==> run F: inputs <==
==> flow/design.v (excerpt) <==
module cordic
  #(vectoring = 1,                                 
    width = 16,                                    
    iterations = width + 2,                        
    guard_bits = iterations - 1)                   
   (input  wire                       reset,       
    input  wire                       clk,         
    input  wire                       en,          
    input  wire  signed [width - 1:0] x0, y0, z0,  
    output logic signed [width    :0] x, y,        
    output logic signed [width - 1:0] z);          
   localparam logic signed [width - 1:0] pi_2 = 2**(width - 2);  
   function automatic logic signed [width + guard_bits - 1:0] atan_z(input integer i);
      case (i)
        0: atan_z = 33'd1073741824;
        1: atan_z = 33'd633866811;
        2: atan_z = 33'd334917815;
        3: atan_z = 33'd170009512;
        4: atan_z = 33'd85334662;
        5: atan_z = 33'd42708931;
        6: atan_z = 33'd21359677;
        7: atan_z = 33'd10680490;
        8: atan_z = 33'd5340327;
        9: atan_z = 33'd2670173;
        10: atan_z = 33'd1335088;
        11: atan_z = 33'd667544;
        12: atan_z = 33'd333772;
        13: atan_z = 33'd166886;
        14: atan_z = 33'd83443;
        15: atan_z = 33'd41722;
        16: atan_z = 33'd20861;
        17: atan_z = 33'd10430;
        default: atan_z = '0;
      endcase
   endfunction  
   logic signed [width + guard_bits    :0] xr[iterations + 1], yr[iterations + 1];
   logic signed [width + guard_bits - 1:0] zr[iterations + 1];
   always_ff @(posedge clk or posedge reset)
     if (reset)
       for (int i = 0; i < iterations + 1; ++i)
         begin
            xr[i] <= '0;
            yr[i] <= '0;
            zr[i] <= '0;
         end
     else
       if (en)
         for (int i = -1; i < iterations; ++i)
           if (i == -1)
             if (vectoring == 1)
               if (x0 < 0 && y0 >= 0)  
                 begin
                    xr[0] <= y0          << guard_bits;
  ...
Settings: LEC_CHECK=0, CAP_MARGIN=20, CORE_MARGIN=2, CORE_UTILIZATION=68, CTS_CLUSTER_DIAMETER=33, CTS_CLUSTER_SIZE=62, HOLD_SLACK_MARGIN=-0.09, SETUP_SLACK_MARGIN=1.27, SLEW_MARGIN=20, TNS_END_PERCENT=80; clock period 4.46 ns.
run.sh (not shown) runs the stock make flow with config.mk's settings and CLKGATE_MAP_FILE=.
==> run C (differences from run F) <==
ABC_AREA = 0   (was not set)
CAP_MARGIN = 35   (was 20)
CELL_PAD_IN_SITES_GLOBAL_PLACEMENT = 3   (was not set)
CORE_UTILIZATION = 35   (was 68)
CTS_CLUSTER_DIAMETER = 20   (was 33)
CTS_CLUSTER_SIZE = not set   (was 62)
GPL_ROUTABILITY_DRIVEN = 0   (was not set)
GPL_TIMING_DRIVEN = 0   (was not set)
HOLD_SLACK_MARGIN = not set   (was -0.09)
PLACE_DENSITY = 0.66   (was not set)
SETUP_SLACK_MARGIN = 0.8   (was 1.27)
TNS_END_PERCENT = 35   (was 80)
==> flow/constraint.sdc (replaced) <==
create_clock -name core_clock -period 3.74 [get_ports {clk}]
set_input_delay 0.7480 -clock core_clock [delete_from_list [all_inputs] [get_ports {clk}]]
set_output_delay 0.7480 -clock core_clock [all_outputs]
set_load 0.01 [all_outputs]
==> run B (differences from run F) <==
CAP_MARGIN = 40   (was 20)
CORE_UTILIZATION = 72   (was 68)
CTS_CLUSTER_DIAMETER = not set   (was 33)
CTS_CLUSTER_SIZE = 23   (was 62)
HOLD_SLACK_MARGIN = not set   (was -0.09)
PLACE_DENSITY = 0.64   (was not set)
SETUP_SLACK_MARGIN = not set   (was 1.27)
TNS_END_PERCENT = not set   (was 80)
==> flow/constraint.sdc (replaced) <==
create_clock -name core_clock -period 4.59 [get_ports {clk}]
set_input_delay 0.9180 -clock core_clock [delete_from_list [all_inputs] [get_ports {clk}]]
set_output_delay 0.9180 -clock core_clock [all_outputs]
set_load 0.01 [all_outputs]
==> run H (differences from run F) <==
ABC_AREA = 1   (was not set)
CELL_PAD_IN_SITES_GLOBAL_PLACEMENT = 0   (was not set)
CORE_UTILIZATION = 72   (was 68)
CTS_CLUSTER_DIAMETER = 325   (was 33)
CTS_CLUSTER_SIZE = 25   (was 62)
HOLD_SLACK_MARGIN = not set   (was -0.09)
MIN_ROUTING_LAYER = met1   (was not set)
PLACE_DENSITY = 0.65   (was not set)
SETUP_SLACK_MARGIN = 1.1   (was 1.27)
SLEW_MARGIN = 30   (was 20)
TNS_END_PERCENT = 45   (was 80)
==> flow/constraint.sdc (replaced) <==
create_clock -name core_clock -period 4.23 [get_ports {clk}]
set_input_delay 0.8460 -clock core_clock [delete_from_list [all_inputs] [get_ports {clk}]]
set_output_delay 0.8460 -clock core_clock [all_outputs]
set_load 0.01 [all_outputs]
==> flow_summary.json <==
{
  "outcome": "stopped before the end",
  "haltStage": "global routing (5_1_grt)",
  "error_line": "[ERROR GRT-0228] Horizontal edge usage exceeds the maximum allowed. (24, 51) usage=65535 limit=3200",
  "yosys.stat.seqShare_pct": 23.9,
  "ys_sh_adder_pct": 11.5,
  "postSynthCellCount": 28081,
  "core-area_um2": 246000,
  "compound_area_share_pct": 17.0,
  "dp_hpwl_mm": 477,
  "mux_share_pct": 0,
  "htree_levels": 3,
  "dpl_worst_slack_ps": 264,
  "synth.cells.most_frequent": "6993 x nand2_1, 3854 x inv_1, 3108 x nor2_1",
  "numCtsBuffers": 77,
  "ys_sh_xor_pct": 5.01,
  "place_inst": 31179,
  "logic_family": "simple AND/OR/NAND/NOR gates",
  "ys_area_um2": 178000
}
The numbers above come from run H.

==> flow_summary.json <==
{
  "outcome": "finished with violations",
  "failed_checks": "negative setup slack",
  "postSynthCellCount": 16495,
  "dpl_worst_slack_ps": -542,
  "place_inst": 20045,
  "ys_sh_xor_pct": 11.4,
  "synth.cells.most_frequent": "1698 x dfrtp_1, 1566 x ha_1, 1389 x a21oi_1",
  "dp_hpwl_mm": 317,
  "ys_area_um2": 148000,
  "worst_slack_ps": -439,
  "htree_levels": 4,
  "setup_violations": 42,
  "core-area_um2": 204000,
  "numCtsBuffers": 188,
  "compound_area_share_pct": 20.6,
  "logic_family": "AND-OR/OR-AND gates"
}
The numbers above come from run B.

==> flow_summary.json <==
{
  "outcome": "finished with violations",
  "failed_checks": "negative setup slack",
  "compound_area_share_pct": 20.6,
  "setup_violations": 567,
  "worst_slack_ps": -1450,
  "ys_sh_xor_pct": 11.4,
  "cts_sinks": 1698,
  "dp_hpwl_mm": 541,
  "ys_area_um2": 148000,
  "place_inst": 22469,
  "yosys.stat.seqShare_pct": 28.8,
  "dpl_worst_slack_ps": -3520,
  "fin_area_um2": 208000,
  "top_cell_area_share_pct": 28.8,
  "htree_levels": 6,
  "crit_path_start": "xr[7][7]$_DFFE_PP0P_",
  "rows": 238,
  "numCtsBuffers": 764,
  "reg2reg_depth": 21
}
The numbers above come from run C.

==> flow_summary.json <==
{
  "logic_family": "AND-OR/OR-AND gates",
  "htree_levels": 5,
  "setup_violations": 124,
  "worst_slack_ps": -599,
  "failed_checks": "negative setup slack",
  "ys_sh_xor_pct": 11.4,
  "place_inst": 20536,
  "ys_area_um2": 148000,
  "numCtsBuffers": 373,
  "postSynthCellCount": 16495,
  "yosys.stat.seqShare_pct": 28.8,
  "outcome": "finished with violations",
  "ys_sh_adder_pct": 13.9,
  "core-area_um2": 215000
}
The numbers above come from run F.

